==> flow/design.v (excerpt) <==
module ml_demodulator(
    i_clk,
    i_reset,
    i_trig,
    i_y_hat,
    i_r,
    i_rd_rdy,
    o_rd_vld,
    o_llr,
    o_hard_bit
);
input i_clk;
input i_reset;
input i_trig;
input [159:0] i_y_hat;
input [319:0] i_r;
input i_rd_rdy;
output o_rd_vld;
output [7:0] o_llr;
output o_hard_bit;
localparam IDLE = 0;
localparam R44_S = 4'd1;
localparam R33_S = 4'd2;
localparam R34_S = 4'd3;
localparam R22_S = 4'd4;
localparam BUF = 3'd1;
localparam CAL_AB = 3'd2;
localparam OUT = 3'd3;
localparam CAL_CD = 3'd4;
localparam CAL_EF = 3'd5;
localparam CAL_GH = 3'd6;
localparam COMPARE = 3'd7;
integer i, j, k, m, n, p, q;
wire       gclk1, gclk2, gclk3; 
wire [1:0] SQRT   = 2'b1_1;  
wire [39:0] r34, r23, r24, r12, r13, r14;
wire [19:0] r44, r33, r22, r11;
wire [39:0] y4, y3, y2, y1;
reg [9:0] r34_r_r, r24_r_r, r14_r_r, r23_r_r, r13_r_r, r12_r_r, r34_i_r, r24_i_r, r14_i_r, r23_i_r, r13_i_r, r12_i_r;
wire [9:0] r34_r_w, r24_r_w, r14_r_w, r23_r_w, r13_r_w, r12_r_w, r34_i_w, r24_i_w, r14_i_w, r23_i_w, r13_i_w, r12_i_w;
reg [9:0] r44_r_r, r33_r_r, r22_r_r, r11_r_r;
wire [9:0] r44_r_w, r33_r_w, r22_r_w, r11_r_w;
reg [7:0] y1_r_r, y2_r_r, y3_r_r, y4_r_r, y1_i_r, y2_i_r, y3_i_r, y4_i_r;
reg [7:0] y1_r_w, y2_r_w, y3_r_w, y4_r_w, y1_i_w, y2_i_w, y3_i_w, y4_i_w;
wire [8:0] rsmul_o_r, rsmul_o_i;
reg [5:0] rsmul_i_r_r, rsmul_i_r_i;
reg [1:0] rsmul_i_s_r;
reg [3:0] rs_state_r, rs_state_w;
reg [1:0] rs_count_r, rs_count_w;
  ...
Size in the first run: about 490 I/O pins, about 64000 µm² of cells after synthesis.
make LEC_CHECK=0 CAP_MARGIN=20 CELL_PAD_IN_SITES_GLOBAL_PLACEMENT=2 CORE_MARGIN=2 CORE_UTILIZATION=58 GPL_TIMING_DRIVEN=1 PLACE_DENSITY=0.85 SETUP_SLACK_MARGIN=2.04 SLEW_MARGIN=20 TNS_END_PERCENT=35 finish   # period 16.3 ns
run.sh (not shown) runs the stock make flow with config.mk's settings and CLKGATE_MAP_FILE=.
The baseline ran to the end with no violations.
Change:
CELL_PAD_IN_SITES_GLOBAL_PLACEMENT = default   (was 2)
CORE_UTILIZATION = 64   (was 58)
GPL_TIMING_DRIVEN = default   (was 1)
PLACE_DENSITY = default   (was 0.85)
SETUP_SLACK_MARGIN = default   (was 2.04)
TNS_END_PERCENT = default   (was 35)
clock period = 4.57 ns   (was 16.3 ns; I/O delays follow)
Outcome:
- This time the run stopped in global routing on ODB-0269
- area after synthesis does not change
- synthesized cell count does not change
- die area decreases by 9.3%
Change:
ABC_AREA = 1   (was default)
CORE_UTILIZATION = 21   (was 64)
CTS_CLUSTER_DIAMETER = 150   (was default)
PLACE_DENSITY = 0.6   (was default)
clock period = 11.0 ns   (was 4.57 ns; I/O delays follow)
What happened: Now the flow went through all stages and came out clean; area after synthesis is higher by a few percent; die size increases to 3.2 times its value; synthesized cell count came out higher by a quarter to a third.
Change:
ABC_AREA = default   (was 1)
CORE_UTILIZATION = 70   (was 21)
CTS_CLUSTER_DIAMETER = default   (was 150)
CTS_CLUSTER_SIZE = 37   (was default)
PLACE_DENSITY = default   (was 0.6)
SETUP_SLACK_MARGIN = 0.72   (was default)
clock period = 4.57 ns   (was 11.0 ns; I/O delays follow)
- This time the run did not get past global routing on GRT-0116
- synthesized cell count goes down by a quarter to a third
- die area goes down by well over a third
- synthesized area goes down by a few percent
Change:
CORE_UTILIZATION = 72   (was 70)
CTS_CLUSTER_SIZE = default   (was 37)
SETUP_SLACK_MARGIN = 2.77   (was 0.72)
clock period = 9.44 ns   (was 4.57 ns; I/O delays follow)
Effect:
- Now the flow reached the layout checks and failed them: negative setup slack
- die area goes down by 2.7%
- synthesized area does not change
- synthesized cell count stays the same
Change:
CTS_CLUSTER_SIZE = 41   (was default)
HOLD_SLACK_MARGIN = -0.08   (was default)
The new run ran to the end with violations: negative setup slack.
First-iteration DRC count is unchanged.
Worst setup slack is unchanged.
Count of clock-buffer cells in the layout is unchanged.
